==> flow/design.v (excerpt) <==
module gemm_mem(
  input wire clk,
  input wire rst,
  input wire out_rdy,
  input wire v0__read_req_rdy,
  input wire [31:0] v0__read_resp,
  input wire v0__read_resp_vld,
  input wire v0__write_completion_vld,
  input wire v0__write_req_rdy,
  input wire [31:0] v0_in,
  input wire v0_in_vld,
  input wire v1__read_req_rdy,
  input wire [31:0] v1__read_resp,
  input wire v1__read_resp_vld,
  input wire v1__write_completion_vld,
  input wire v1__write_req_rdy,
  input wire [31:0] v1_in,
  input wire v1_in_vld,
  input wire [31:0] C_rd_data,
  output wire [31:0] out,
  output wire out_vld,
  output wire [3:0] v0__read_req,
  output wire v0__read_req_vld,
  output wire v0__read_resp_rdy,
  output wire v0__write_completion_rdy,
  output wire [35:0] v0__write_req,
  output wire v0__write_req_vld,
  output wire v0_in_rdy,
  output wire [3:0] v1__read_req,
  output wire v1__read_req_vld,
  output wire v1__read_resp_rdy,
  output wire v1__write_completion_rdy,
  output wire [35:0] v1__write_req,
  output wire v1__write_req_vld,
  output wire v1_in_rdy,
  output wire [3:0] C_rd_addr,
  output wire C_rd_en,
  output wire [3:0] C_wr_addr,
  output wire [31:0] C_wr_data,
  output wire C_wr_en
);
  function automatic [31:0] smul32b_32b_x_32b (input reg [31:0] lhs, input reg [31:0] rhs);
    reg signed [31:0] signed_lhs;
    reg signed [31:0] signed_rhs;
    reg signed [31:0] signed_result;
    begin
      signed_lhs = $signed(lhs);
      signed_rhs = $signed(rhs);
      signed_result = signed_lhs * signed_rhs;
  ...
export LEC_CHECK = 0
export ABC_AREA = 1
export CAP_MARGIN = 20
export CORE_MARGIN = 2
export CORE_UTILIZATION = 65
export CTS_CLUSTER_DIAMETER = 244
export MAX_ROUTING_LAYER = met4
export PLACE_DENSITY = 0.35
export SLEW_MARGIN = 20
create_clock -name core_clock -period 4.32 [get_ports {clk}]
run.sh (not shown) runs the stock make flow with config.mk's settings and CLKGATE_MAP_FILE=.
The baseline ran to the end with violations: setup timing.
Then changed:
CORE_ASPECT_RATIO = 1.03   (was unset)
CTS_CLUSTER_DIAMETER = unset   (was 244)
PLACE_DENSITY = 0.6   (was 0.35)
clock period = 6.66 ns   (was 4.32 ns; I/O delays follow)
=>
- Now the flow ran to the end with no violations
- utilization fell by 5.7 points
- setup slack gets better by 2.4 ns
- sequential power fell by 35%
- combinational power fell by 38%
- fmax rose by about 0.6%
- via count fell by about 4%

========
gemm_mem again, from the RTL that the note above started with.
Settings: LEC_CHECK=0, ABC_AREA=1, CAP_MARGIN=5, CELL_PAD_IN_SITES_GLOBAL_PLACEMENT=1, CORE_MARGIN=2, CORE_UTILIZATION=40, GPL_ROUTABILITY_DRIVEN=0, HOLD_SLACK_MARGIN=0.13, SETUP_SLACK_MARGIN=-0.45, SLEW_MARGIN=0, TNS_END_PERCENT=45; clock period 9.0 ns.
The baseline produced a clean layout.
Next try:
Settings changed: ABC_AREA 1 to unset, CAP_MARGIN 5 to 20, CELL_PAD_IN_SITES_GLOBAL_PLACEMENT 1 to unset, GPL_ROUTABILITY_DRIVEN 0 to unset, HOLD_SLACK_MARGIN 0.13 to unset, SETUP_SLACK_MARGIN -0.45 to unset, SLEW_MARGIN 0 to 20, TNS_END_PERCENT 45 to unset.
Clock period 9.0 ns to 13.4 ns, I/O delays scaled along.
The new run finished clean. Power goes down by 44%. Final area drops by 4.6%. Routed wire length decreases by 16%. Worst setup slack is better by 2.9 ns. Synthesized cell count decreases by 19%. Global-route usage falls by 3.3 points. Via count shrinks by 10%. Sequential cell count stays the same. Hold slack barely changes. First-iteration DRC count came out lower by 5.7%.

========
gemm_mem again, from the RTL that the note above started with.
## gemm_mem
module gemm_mem(
  input wire clk,
  input wire rst,
  input wire out_rdy,
  input wire v0__read_req_rdy,
  input wire [31:0] v0__read_resp,
  input wire v0__read_resp_vld,
  input wire v0__write_completion_vld,
  input wire v0__write_req_rdy,
  input wire [31:0] v0_in,
  input wire v0_in_vld,
  input wire v1__read_req_rdy,
  input wire [31:0] v1__read_resp,
  input wire v1__read_resp_vld,
  input wire v1__write_completion_vld,
  input wire v1__write_req_rdy,
  input wire [31:0] v1_in,
  input wire v1_in_vld,
  input wire [31:0] C_rd_data,
  output wire [31:0] out,
  output wire out_vld,
  output wire [3:0] v0__read_req,
  output wire v0__read_req_vld,
  output wire v0__read_resp_rdy,
  output wire v0__write_completion_rdy,
  output wire [35:0] v0__write_req,
  output wire v0__write_req_vld,
  output wire v0_in_rdy,
  output wire [3:0] v1__read_req,
  output wire v1__read_req_vld,
  output wire v1__read_resp_rdy,
  output wire v1__write_completion_rdy,
  output wire [35:0] v1__write_req,
  output wire v1__write_req_vld,
  output wire v1_in_rdy,
  output wire [3:0] C_rd_addr,
  output wire C_rd_en,
  output wire [3:0] C_wr_addr,
  output wire [31:0] C_wr_data,
  output wire C_wr_en
);
clock: 3.53 ns
lec_check: 0
abc_area: 1
cap_margin: 20
core_margin: 2
core_utilization: 72
cts_cluster_diameter: 393
cts_cluster_size: 99
slew_margin: 20
tns_end_percent: 10
The baseline died in global routing.
Rerun with:
Settings changed: ABC_AREA 1 to not set, CORE_UTILIZATION 72 to 44, CTS_CLUSTER_DIAMETER 393 to not set, CTS_CLUSTER_SIZE 99 to not set, TNS_END_PERCENT 10 to not set.
Clock period 3.53 ns to 5.35 ns, I/O delays scaled along.
This time the run completed, yet does not pass: setup timing.
Synthesized area falls by 4.5%.
Die area went up by about 55%.
Synthesized cell count decreases by about 20%.

========
Starting RTL as in the previous note.
Settings: LEC_CHECK=0, ABC_AREA=1, CAP_MARGIN=25, CELL_PAD_IN_SITES_DETAIL_PLACEMENT=2, CELL_PAD_IN_SITES_GLOBAL_PLACEMENT=1, CORE_ASPECT_RATIO=1.84, CORE_MARGIN=2, CORE_UTILIZATION=72, CTS_CLUSTER_DIAMETER=180, CTS_CLUSTER_SIZE=32, HOLD_SLACK_MARGIN=0.23, MAX_ROUTING_LAYER=met5, MIN_ROUTING_LAYER=met1, PLACE_DENSITY_LB_ADDON=0.27, SETUP_SLACK_MARGIN=2.01, SLEW_MARGIN=10, TNS_END_PERCENT=65; clock period 11.9 ns.
The first run aborted during 3_1_place_gp_skip_io on FLW-0024.
Rerun with:
Settings changed: ABC_AREA 1 to not set, CAP_MARGIN 25 to 20, CELL_PAD_IN_SITES_DETAIL_PLACEMENT 2 to not set, CELL_PAD_IN_SITES_GLOBAL_PLACEMENT 1 to not set, CORE_ASPECT_RATIO 1.84 to not set, CORE_UTILIZATION 72 to 58, CTS_CLUSTER_DIAMETER 180 to not set, CTS_CLUSTER_SIZE 32 to not set, HOLD_SLACK_MARGIN 0.23 to not set, MAX_ROUTING_LAYER met5 to not set, MIN_ROUTING_LAYER met1 to not set, PLACE_DENSITY_LB_ADDON 0.27 to not set, SETUP_SLACK_MARGIN 2.01 to not set, SLEW_MARGIN 10 to 20, TNS_END_PERCENT 65 to not set.
Clock period 11.9 ns to 5.1 ns, I/O delays scaled along.
With this change the flow finished with negative setup slack left.
Die area is higher by 18%.
Synthesized cell count came out lower by 19%.
Area after synthesis came out lower by 4.5%.
Rerun with:
Settings changed: CORE_UTILIZATION 58 to 65, MAX_ROUTING_LAYER set to met4.
Clock period 5.1 ns to 6.2 ns, I/O delays scaled along.
The changed run completed and failed the layout checks on negative setup slack.
Sequential power shrinks by about 18%.
Die size shrinks by about 10%.
Synthesized cell count stays the same.
Via count came out higher by 3.5%.
Rerun with:
Settings changed: CORE_UTILIZATION 65 to 40, MAX_ROUTING_LAYER met4 to not set.
Clock period 6.2 ns to 9.0 ns, I/O delays scaled along.
Now the flow passed the timing, DRC and antenna checks.
Hold slack hardly moves.
Maximum frequency is lower by 7.4%.
Sequential power is lower by 31%.
Global-route usage is lower by 17 points.
Total power is lower by 30%.
Final area shrinks by 7.0%.
Clock power decreases by 30%.
Rerun with:
Clock period 9.0 ns to 7.78 ns, I/O delays scaled along.
Effect:
- hold slack hardly moves
- area after synthesis stays the same
- setup slack loses 0.85 ns
- cell count stays flat
- global-route usage came out lower by 0.32 points
- non-clock buffer count climbs by 19
- core utilization goes up by 0.16 points
- routed wire length went down by 2.3%
Rerun with:
Settings changed: ABC_AREA set to 1, CORE_UTILIZATION 40 to 72, PLACE_DENSITY set to 0.75.
Clock period 7.78 ns to 5.53 ns, I/O delays scaled along.
After rerunning: Now the flow aborted during 5_1_grt with GRT-0232. Synthesized area rises by 4.7%. Synthesized cell count increases by 23%. Die size went down by 41%.

========
gemm_mem again, from the RTL that the note above started with.
clock: 13.7 ns
lec_check: 0
cap_margin: 20
core_aspect_ratio: 0.66
core_margin: 9
core_utilization: 61
cts_cluster_size: 55
max_routing_layer: met4
setup_slack_margin: 0.65
slew_margin: 10
tns_end_percent: 15
The first run finished clean.
Then changed:
Settings changed: CORE_ASPECT_RATIO 0.66 to not set, CORE_MARGIN 9 to 2, CORE_UTILIZATION 61 to 11, CTS_CLUSTER_SIZE 55 to not set, MAX_ROUTING_LAYER met4 to not set, SETUP_SLACK_MARGIN 0.65 to not set, SLEW_MARGIN 10 to 20, TNS_END_PERCENT 15 to not set.
Clock period 13.7 ns to 9.85 ns, I/O delays scaled along.
Outcome: The changed run ran to the end with no violations; total power grows by 46%; worst setup slack gets worse by 2.7 ns; count of clock-buffer cells in the layout grows by 7; design area grows by about 11%; cell count grows by 68%; die size grows to 4.8 times its value; utilization shrinks by 58 points.

========
Setup of oak:
Starting RTL as in the previous note.
Settings: LEC_CHECK=0, ABC_AREA=1, CAP_MARGIN=20, CORE_ASPECT_RATIO=0.84, CORE_MARGIN=2, CORE_UTILIZATION=68, MAX_ROUTING_LAYER=met4, PLACE_DENSITY=0.62, SETUP_SLACK_MARGIN=-0.55, SLEW_MARGIN=0; clock period 5.59 ns.
Complete run, failing final checks: oak, reason negative setup slack.
### oak -> pine
- SLEW_MARGIN now 20, was 0
- CORE_UTILIZATION now 71, was 68
- SETUP_SLACK_MARGIN now -0.41, was -0.55
- the clock period (ns, I/O delays scaled along) now 5.55, was 5.59
[summary]
Relative to oak, horizontal die dimension decreased by about 2% in pine. The flow ended early for pine: it failed with a tool error in 5_1_grt. The run showing the greater number of standard-cell rows in the floorplan is oak. In pine relative to oak, post-CTS resize count had gone up by more than a quarter. Diff oak..pine | post-synth design cell area | unchanged. Reported for oak and pine, area of the synthesized netlist per yosys stat turned out identical to the last digit. Taking oak as the reference point, the floorplan-stage core utilization of pine rises by 2.4 points.
### pine -> birch
- swapping -0.41 for 1.55 in SETUP_SLACK_MARGIN
- putting PLACE_DENSITY_LB_ADDON at 0.02 where nothing was set
- clearing CORE_ASPECT_RATIO, which used to be 0.84
- clearing PLACE_DENSITY, which used to be 0.62
- swapping 5.55 for 5.21 in the clock period (ns, I/O delays scaled along)
### Flow results
- Flow for birch halted at 5_1_grt, error code GRT-0232.
- Sort pine and birch by weighted congestion at the end of routability-driven global placement desc -> top: pine
- Between birch and pine, the count of port buffers added during placement figures differ only marginally.
- Comparing birch against pine, there is no change at all in area share of fa/ha/maj cells after synthesis.
- Compared with pine, in birch worst setup slack after placement went down by 0.33 ns, count of flip-flops with a built-in enable after synthesis saw little to no change, cell area reported after detailed placement neither gained nor lost much, die area comparable.
> inputs changed (birch -> maple)
- SETUP_SLACK_MARGIN no longer set, was 1.55
- PLACE_DENSITY_LB_ADDON no longer set, was 0.02
- PLACE_DENSITY now 0.78, previously not set
- the clock period (ns, I/O delays scaled along) now 6.4, was 5.21
## What came out
- [maple] flow finished | final checks: failed | reasons: negative setup slack
- maple: number of buffers added by the clock tree synthesis step is 1 lower than what birch reported.
- maple vs. birch: number of rows created at floorplan about even; post-placement worst setup slack increased by 1.24 ns relative to the old numbers; mean area per synthesized cell did not really move.
- Diff maple and birch: post-placement cell count higher in birch
Relative to maple, the following input files were edited for cedar:
- swapping 71 for 65 in CORE_UTILIZATION
- clearing PLACE_DENSITY, which used to be 0.78
- swapping 6.4 for 5.21 in the clock period (ns, I/O delays scaled along)
==> comparison <==
Although it ran to completion, cedar produced a layout that fails the final checks because of negative setup slack.
cedar ends up with lower maximum fanout along the worst path than maple does.
cedar vs. maple: final critical-path setup slack shows an increase of 0.30 ns, combinational share of power lower, routed via count divided by cell count went down, logic share of the area now smaller.

========
nickel:
Starting RTL as in the previous note.
Settings: LEC_CHECK=0, ABC_AREA=0, CAP_MARGIN=25, CELL_PAD_IN_SITES_DETAIL_PLACEMENT=2, CELL_PAD_IN_SITES_GLOBAL_PLACEMENT=1, CORE_ASPECT_RATIO=1.84, CORE_MARGIN=2, CORE_UTILIZATION=72, CTS_CLUSTER_DIAMETER=180, CTS_CLUSTER_SIZE=32, HOLD_SLACK_MARGIN=0.23, MAX_ROUTING_LAYER=met5, MIN_ROUTING_LAYER=met2, PLACE_DENSITY_LB_ADDON=0.27, SETUP_SLACK_MARGIN=2.01, SLEW_MARGIN=10, TNS_END_PERCENT=100; clock period 11.9 ns.
Tool error FLW-0024 stopped nickel during global placement without I/O (3_1_place_gp_skip_io); no final results.
Here is what was changed in the inputs of sierra compared with nickel.
Settings: ABC_AREA: 0 -> 1; CAP_MARGIN: 25 -> 35; MIN_ROUTING_LAYER: met2 -> met1.
Findings:
sierra did not run to completion, as it errored out during global placement without I/O (3_1_place_gp_skip_io). Looking at synthesized area, sierra sits 4.7% higher than nickel does. sierra vs nickel — overall chip area climbed by a few percent. Lower proportion of synthesized area in mux cells goes to sierra over nickel. Summary of sierra over nickel: area fraction in and, or, nand and nor cells after synthesis fell by 3.3 points, overall die width rose by 3.4 microns.
The following lists how yarrow was set up differently from sierra:
Settings: a deleted PLACE_DENSITY_LB_ADDON that had been 0.27; a deleted SETUP_SLACK_MARGIN that had been 2.01; a deleted CELL_PAD_IN_SITES_GLOBAL_PLACEMENT that had been 1; a deleted MAX_ROUTING_LAYER that had been met5; a deleted HOLD_SLACK_MARGIN that had been 0.23; a change of CAP_MARGIN from 35 to 20; a change of CTS_CLUSTER_DIAMETER from 180 to 393; a deleted CTS_CLUSTER_SIZE that had been 32; a deleted CORE_ASPECT_RATIO that had been 1.84; a deleted TNS_END_PERCENT that had been 100; a deleted CELL_PAD_IN_SITES_DETAIL_PLACEMENT that had been 2; a change of SLEW_MARGIN from 10 to 20; a deleted MIN_ROUTING_LAYER that had been met1; a change of the clock period (ns, I/O delays scaled along) from 11.9 to 4.3.
Results
- No final results exist for yarrow, since it was stopped by error GRT-0232 during global routing (5_1_grt).
- Xor-xnor portion of the synthesized cell area: yarrow vs sierra identical
- Cmp yarrow vs sierra: number of rows created at floorplan lower in yarrow
- Die boundary width: yarrow > sierra
Changes in garnet relative to yarrow:
Settings: CORE_UTILIZATION changed from 72 to 67; CTS_CLUSTER_DIAMETER removed (was 393); the clock period (ns, I/O delays scaled along) changed from 4.3 to 6.57.
## What came out
Per the final summary, garnet finished and its layout is clean on timing, DRC and antenna. What garnet reported for die area has to be multiplied by 0.932 to get the figure for yarrow. Re starting utilization of the core area: yarrow and garnet aren't equal, and the lower value belongs to garnet. Re proportion of synthesized flip-flops having asynchronous set or reset: no difference whatsoever between garnet and yarrow. From yarrow to garnet the numbers moved as follows: post-DP HPWL fell by 8100 microns, post-synthesis simple-gate area fraction stayed essentially flat.

========
gemm_mem again, from the RTL that the note above started with.
clock: 3.53 ns
lec_check: 0
abc_area: 0
cap_margin: 20
core_margin: 2
core_utilization: 72
cts_cluster_diameter: 393
cts_cluster_size: 99
setup_slack_margin: 0.83
slew_margin: 20
tns_end_percent: 10
The starting point stopped in global routing (5_1_grt).
Then changed:
--- a/flow/config.mk
+++ b/flow/config.mk
@@ -8 +8 @@
-export ABC_AREA = 0
+export ABC_AREA = 1
@@ -13,0 +14 @@
+export PLACE_DENSITY = 0.38
=> The changed run ended with an error in global routing (5_1_grt). Area after synthesis rises by 4.7%. Die size rises by 4.6%. Synthesized cell count grows by 23%.
Then changed:
==> flow/config.mk (replaced) <==
export PLATFORM = sky130hd
export DESIGN_NAME = gemm_mem
export DESIGN_NICKNAME = gemm_mem
export VERILOG_FILES = /design/flow/design.v
export SDC_FILE = /design/flow/constraint.sdc
export NUM_CORES = 4
export LEC_CHECK = 0
export CAP_MARGIN = 20
export CORE_MARGIN = 2
export CORE_UTILIZATION = 58
export SLEW_MARGIN = 20
==> flow/constraint.sdc (replaced) <==
create_clock -name core_clock -period 4.66 [get_ports {clk}]
set_input_delay 0.9320 -clock core_clock [delete_from_list [all_inputs] [get_ports {clk}]]
set_output_delay 0.9320 -clock core_clock [all_outputs]
set_load 0.01 [all_outputs]
After rerunning: The changed run completed and failed the layout checks on setup timing. Synthesized area goes down by 4.5%. Die area rose by 18%. Synthesized cell count fell by 19%.
Power and IR drop assume default switching activity.
